==> juniper: inputs <==
## PMPD
module PMPD(
    input wire clk,
    input wire rst_n,
    input wire sclk,
    input wire mosi,
    input wire ss,
    output wire miso,            
    output wire drive
);
make LEC_CHECK=0 CAP_MARGIN=20 CORE_MARGIN=2 CORE_UTILIZATION=72 CTS_CLUSTER_SIZE=47 GPL_ROUTABILITY_DRIVEN=1 PLACE_DENSITY_LB_ADDON=0.0 SETUP_SLACK_MARGIN=1.56 SLEW_MARGIN=20 finish   # period 5.33 ns
run.sh (not shown) runs the stock make flow with config.mk's settings and CLKGATE_MAP_FILE=.
==> inputs of ember, as changes to juniper <==
--- a/flow/config.mk
+++ b/flow/config.mk
@@ -8,8 +8,9 @@
 export CAP_MARGIN = 20
-export CORE_MARGIN = 2
-export CORE_UTILIZATION = 72
+export CORE_MARGIN = 6
+export CORE_UTILIZATION = 22
 export CTS_CLUSTER_SIZE = 47
 export GPL_ROUTABILITY_DRIVEN = 1
-export PLACE_DENSITY_LB_ADDON = 0.0
-export SETUP_SLACK_MARGIN = 1.56
+export HOLD_SLACK_MARGIN = -0.08
+export PLACE_DENSITY_LB_ADDON = 0.14
+export SETUP_SLACK_MARGIN = 0.12
 export SLEW_MARGIN = 20
==> flow/constraint.sdc (replaced) <==
create_clock -name core_clock -period 8.41 [get_ports {clk}]
set_input_delay 1.6820 -clock core_clock [delete_from_list [all_inputs] [get_ports {clk}]]
set_output_delay 1.6820 -clock core_clock [all_outputs]
set_load 0.01 [all_outputs]
==> inputs of quartz, as changes to juniper <==
==> flow/config.mk (replaced) <==
export PLATFORM = sky130hd
export DESIGN_NAME = PMPD
export DESIGN_NICKNAME = PMPD
export VERILOG_FILES = /design/flow/design.v
export SDC_FILE = /design/flow/constraint.sdc
export NUM_CORES = 4
export LEC_CHECK = 0
export ABC_AREA = 0
export CAP_MARGIN = 20
export CORE_MARGIN = 2
export CORE_UTILIZATION = 72
export CTS_CLUSTER_DIAMETER = 43
export CTS_CLUSTER_SIZE = 31
export PLACE_DENSITY = 0.4
export SETUP_SLACK_MARGIN = 1.4
export SLEW_MARGIN = 20
==> flow/constraint.sdc (replaced) <==
create_clock -name core_clock -period 6.07 [get_ports {clk}]
set_input_delay 1.2140 -clock core_clock [delete_from_list [all_inputs] [get_ports {clk}]]
set_output_delay 1.2140 -clock core_clock [all_outputs]
set_load 0.01 [all_outputs]
==> inputs of violet, as changes to juniper <==
--- a/flow/config.mk
+++ b/flow/config.mk
@@ -10,6 +10,5 @@
 export CORE_UTILIZATION = 72
-export CTS_CLUSTER_SIZE = 47
-export GPL_ROUTABILITY_DRIVEN = 1
+export CTS_CLUSTER_SIZE = 32
 export PLACE_DENSITY_LB_ADDON = 0.0
-export SETUP_SLACK_MARGIN = 1.56
+export SETUP_SLACK_MARGIN = 1.29
 export SLEW_MARGIN = 20
==> flow/constraint.sdc (replaced) <==
create_clock -name core_clock -period 4.45 [get_ports {clk}]
set_input_delay 0.8900 -clock core_clock [delete_from_list [all_inputs] [get_ports {clk}]]
set_output_delay 0.8900 -clock core_clock [all_outputs]
set_load 0.01 [all_outputs]
==> results_dict.tcl <==
# implementation run metrics
set metrics [dict create \
    worstPathMaxFanout 2 \
    cp_num_cells 34 \
    outcome "failed layout checks" \
    final.setup.worst_slack_ps -1920 \
    max_stage_delay_ps 490 \
    clk_transition_reported_paths_ps 70 \
    dpl.cell_count 7569 \
    crit_path_start "spi.rx_data[1]" \
    drt-met1-wl_microns 61800 \
    coreArea_sq_um 113000 \
    setup_viol 19 \
    violations "negative setup slack" \
    pwr-share-clk_pct 46.1 \
    warnings 64 \
    met2WireLength_microns 72300 \
]
The numbers above come from violet.

==> results_dict.tcl <==
# implementation run metrics
set metrics [dict create \
    warnings 61 \
    coreArea_sq_um 370000 \
    max_stage_delay_ps 540 \
    clk_transition_reported_paths_ps 60 \
    final.setup.worst_slack_ps 1110 \
    pwr-share-clk_pct 50.8 \
    drt-met1-wl_microns 69300 \
    outcome "finished clean" \
]
The numbers above come from ember.

==> results_dict.tcl <==
# implementation run metrics
set metrics [dict create \
    met2WireLength_microns 66500 \
    setup_viol 3 \
    pwr-share-clk_pct 45.2 \
    cp_num_cells 34 \
    warnings 70 \
    coreArea_sq_um 113000 \
    violations "negative setup slack" \
    final.setup.worst_slack_ps -323 \
    drt-met1-wl_microns 58300 \
    outcome "failed layout checks" \
    worstPathMaxFanout 3 \
]
The numbers above come from quartz.

==> results_dict.tcl <==
# implementation run metrics
set metrics [dict create \
    outcome "failed layout checks" \
    violations "negative setup slack" \
    setup_viol 10 \
    final.setup.worst_slack_ps -1100 \
    worstPathMaxFanout 3 \
    met2WireLength_microns 70600 \
    clk_transition_reported_paths_ps 70 \
]
The numbers above come from juniper.


==> run G <==
PMPD again, from the RTL that the note above started with.
// PMPD
module PMPD(
    input wire clk,
    input wire rst_n,
    input wire sclk,
    input wire mosi,
    input wire ss,
    output wire miso,            
    output wire drive
);
Settings: LEC_CHECK=0, CAP_MARGIN=20, CORE_MARGIN=9, CORE_UTILIZATION=22, CTS_CLUSTER_SIZE=47, GPL_ROUTABILITY_DRIVEN=1, PLACE_DENSITY_LB_ADDON=0.14, SETUP_SLACK_MARGIN=0.12, SLEW_MARGIN=20; clock period 5.33 ns.
==> run R (differences from run G) <==
CORE_MARGIN = 2   (was 9)
CORE_UTILIZATION = 72   (was 22)
PLACE_DENSITY = 0.35   (was unset)
PLACE_DENSITY_LB_ADDON = unset   (was 0.14)
SETUP_SLACK_MARGIN = -0.53   (was 0.12)
==> run M (differences from run G) <==
CORE_MARGIN = 2   (was 9)
CORE_UTILIZATION = 40   (was 22)
CTS_CLUSTER_SIZE = unset   (was 47)
GPL_ROUTABILITY_DRIVEN = unset   (was 1)
PLACE_DENSITY_LB_ADDON = unset   (was 0.14)
SETUP_SLACK_MARGIN = unset   (was 0.12)
==> flow/constraint.sdc (replaced) <==
create_clock -name core_clock -period 5.44 [get_ports {clk}]
set_input_delay 1.0880 -clock core_clock [delete_from_list [all_inputs] [get_ports {clk}]]
set_output_delay 1.0880 -clock core_clock [all_outputs]
set_load 0.01 [all_outputs]
==> qor summary <==
|  | run R | run G | run M |
|---|---|---|---|
| Run status | complete, but fails checks | complete, but fails checks | complete, but fails checks |
| Violated checks | setup timing | setup timing | setup timing |
| Total number of vias | 44.3k | 44.7k | 44.0k |
| Clock skew | 32.6 ps | 54.5 ps | 53.9 ps |
| Number of antenna repair diodes | 0 | 3 | 1 |
| Cell area reported after detailed placement | 86400 µm² | 91100 µm² | 88000 µm² |
| Reg2Reg Setup Slack | -1110 ps | -960 ps | -990 ps |
| 1st-iter DRT viols | 2372 | 1619 | 2251 |
| Tapcells inserted | 1500 | 4972 | 2688 |
| P_int | 22.9 mW | 24.2 mW | 22.8 mW |
| Measured slew at the worst slew-check pin | 1150 ps | 1050 ps | 1020 ps |
| Setup slack of the critical path after layout | -1110 ps | -963 ps | -988 ps |
| Fraction of the core area occupied by cells at floorplan | 0.729 | 0.221 | 0.402 |
| Worst min path class | reg -> reg | in -> async | in -> async |
| Pin count of the biggest net entering global routing | 218 | 179 | 199 |
| Dominant cell type by count on the critical path | sky130_fd_sc_hd__a21oi_2 | sky130_fd_sc_hd__a21oi_2 | sky130_fd_sc_hd__o21ai_1 |
| Count of fill cells added during filler insertion | 5905 | 38.5k | 18.1k |
| Clock buffers created by TritonCTS | 186 | 226 | 200 |
| Summed area of non-filler cells in the final layout | 93600 µm² | 99700 µm² | 95900 µm² |
| Number of nets in the layout | 6541 | 6637 | 6590 |
| First-pass iteration count of the detailed router | 7 | 5 | 5 |
| P_comb | 0.472 mW | 0.498 mW | 0.458 mW |
| Ratio of routed vias to standard cells | 5.64 | 3.91 | 4.83 |
| Clock Buffer Count | 290 | 329 | 295 |
| Placer Congestion | 0.849 | 0.721 | 0.815 |

==> 11-11: inputs <==
Starting RTL as in the previous note.
Settings: LEC_CHECK=0, ABC_AREA=0, CAP_MARGIN=20, CORE_MARGIN=2, CORE_UTILIZATION=72, CTS_CLUSTER_SIZE=99, PLACE_DENSITY_LB_ADDON=0.0, SETUP_SLACK_MARGIN=1.53, SLEW_MARGIN=20; clock period 5.26 ns.
==> 07-15 (differences from 11-11) <==
- ABC_AREA: 0 -> default
- CORE_ASPECT_RATIO: default -> 0.8
- CORE_UTILIZATION: 72 -> 30
- CTS_CLUSTER_SIZE: 99 -> default
- GPL_TIMING_DRIVEN: default -> 0
- PLACE_DENSITY_LB_ADDON: 0.0 -> default
- SETUP_SLACK_MARGIN: 1.53 -> default
- SLEW_MARGIN: 20 -> 30
- TNS_END_PERCENT: default -> 25
==> flow/constraint.sdc (replaced) <==
create_clock -name core_clock -period 10.0 [get_ports {clk}]
set_input_delay 2.0000 -clock core_clock [delete_from_list [all_inputs] [get_ports {clk}]]
set_output_delay 2.0000 -clock core_clock [all_outputs]
set_load 0.01 [all_outputs]
==> 08-13 (differences from 11-11) <==
- CELL_PAD_IN_SITES_DETAIL_PLACEMENT: default -> 2
- CORE_UTILIZATION: 72 -> 50
- CTS_CLUSTER_SIZE: 99 -> default
- GPL_ROUTABILITY_DRIVEN: default -> 0
- MIN_ROUTING_LAYER: default -> met1
- PLACE_DENSITY: default -> 0.91
- PLACE_DENSITY_LB_ADDON: 0.0 -> default
- SETUP_SLACK_MARGIN: 1.53 -> 2.15
- TNS_END_PERCENT: default -> 10
==> flow/constraint.sdc (replaced) <==
create_clock -name core_clock -period 11.0 [get_ports {clk}]
set_input_delay 2.2000 -clock core_clock [delete_from_list [all_inputs] [get_ports {clk}]]
set_output_delay 2.2000 -clock core_clock [all_outputs]
set_load 0.01 [all_outputs]
==> 02-06 (differences from 11-11) <==
- ABC_AREA: 0 -> default
- CTS_CLUSTER_DIAMETER: default -> 29
- CTS_CLUSTER_SIZE: 99 -> 47
- GPL_ROUTABILITY_DRIVEN: default -> 1
- PLACE_DENSITY: default -> 0.36
- PLACE_DENSITY_LB_ADDON: 0.0 -> default
- SETUP_SLACK_MARGIN: 1.53 -> 1.56
==> flow/constraint.sdc (replaced) <==
create_clock -name core_clock -period 5.33 [get_ports {clk}]
set_input_delay 1.0660 -clock core_clock [delete_from_list [all_inputs] [get_ports {clk}]]
set_output_delay 1.0660 -clock core_clock [all_outputs]
set_load 0.01 [all_outputs]
==> notes.md <==
The run has ended; figures from its reports follow.

The run finished with no timing, DRC or antenna violations. The final number of max-transition violations is 0. The total vias in the final route came out at approximately 45000. The initial antenna violation count was 6. The maximum clock frequency is roughly 0.13 GHz.

The detailed-routed wire length on met3 is roughly 5500 um. The number of buffers on the longest clock path came out at 4. The power group with the highest consumption is sequential cells. In the log, the iteration count for the first detailed-route pass is 5.
[end of results for 07-15]
==> notes.md <==
Main metrics from the flow reports.

By area the synthesized netlist is led by sky130_fd_sc_hd__dfrtp_1 58%, sky130_fd_sc_hd__mux2_2 22%, sky130_fd_sc_hd__ha_1 3.8%. For reference, the top logic cell family by area is multiplexers. The quantity of gates resized following cts is 39. The tool reported: "[ERROR GRT-0232] Routing congestion too high. Check the congestion heatmap in the GUI". The flow did not finish.

The post-synthesis simple-gate area fraction came out at approximately 3.5%. The yosys stat cell total came out at 5891. CTS reports a maximum clock tree buffer depth of 3. The cell area after technology mapping came out at about 82000 um^2.

The run ended at 5_1_grt. For reference, full adder, half adder and majority cells occupy approximately 6% of the area reported after synthesis.
[end of results for 08-13]
==> notes.md <==
The run has ended; figures from its reports follow.

The detailed-routed wire length on met3 is 5024 um. The flow ran to the end, but the layout failed its checks. The layout checks failed on setup timing. The largest share of the power goes to clock. The final number of max-transition violations is 0. The setup slack after layout is -1096 ps. The initial antenna violation count is 0. The longest clock path from root to sink contains 4 buffers. Endpoints with negative setup slack in the final report add up to 11.
[end of results for 02-06]
==> notes.md <==
The run has ended; figures from its reports follow.

The run finished, with violations left. The run did not pass the layout checks because of setup timing. The setup slack after layout is -1113 ps. The final timing report lists a max-slew violation count of 0. The number of failing setup endpoints in the final timing report is 11.

The routed design uses around 3400 um of met3 wire. The initial antenna violation count came to 0.
[end of results for 11-11]
Power and IR drop assume default switching activity.
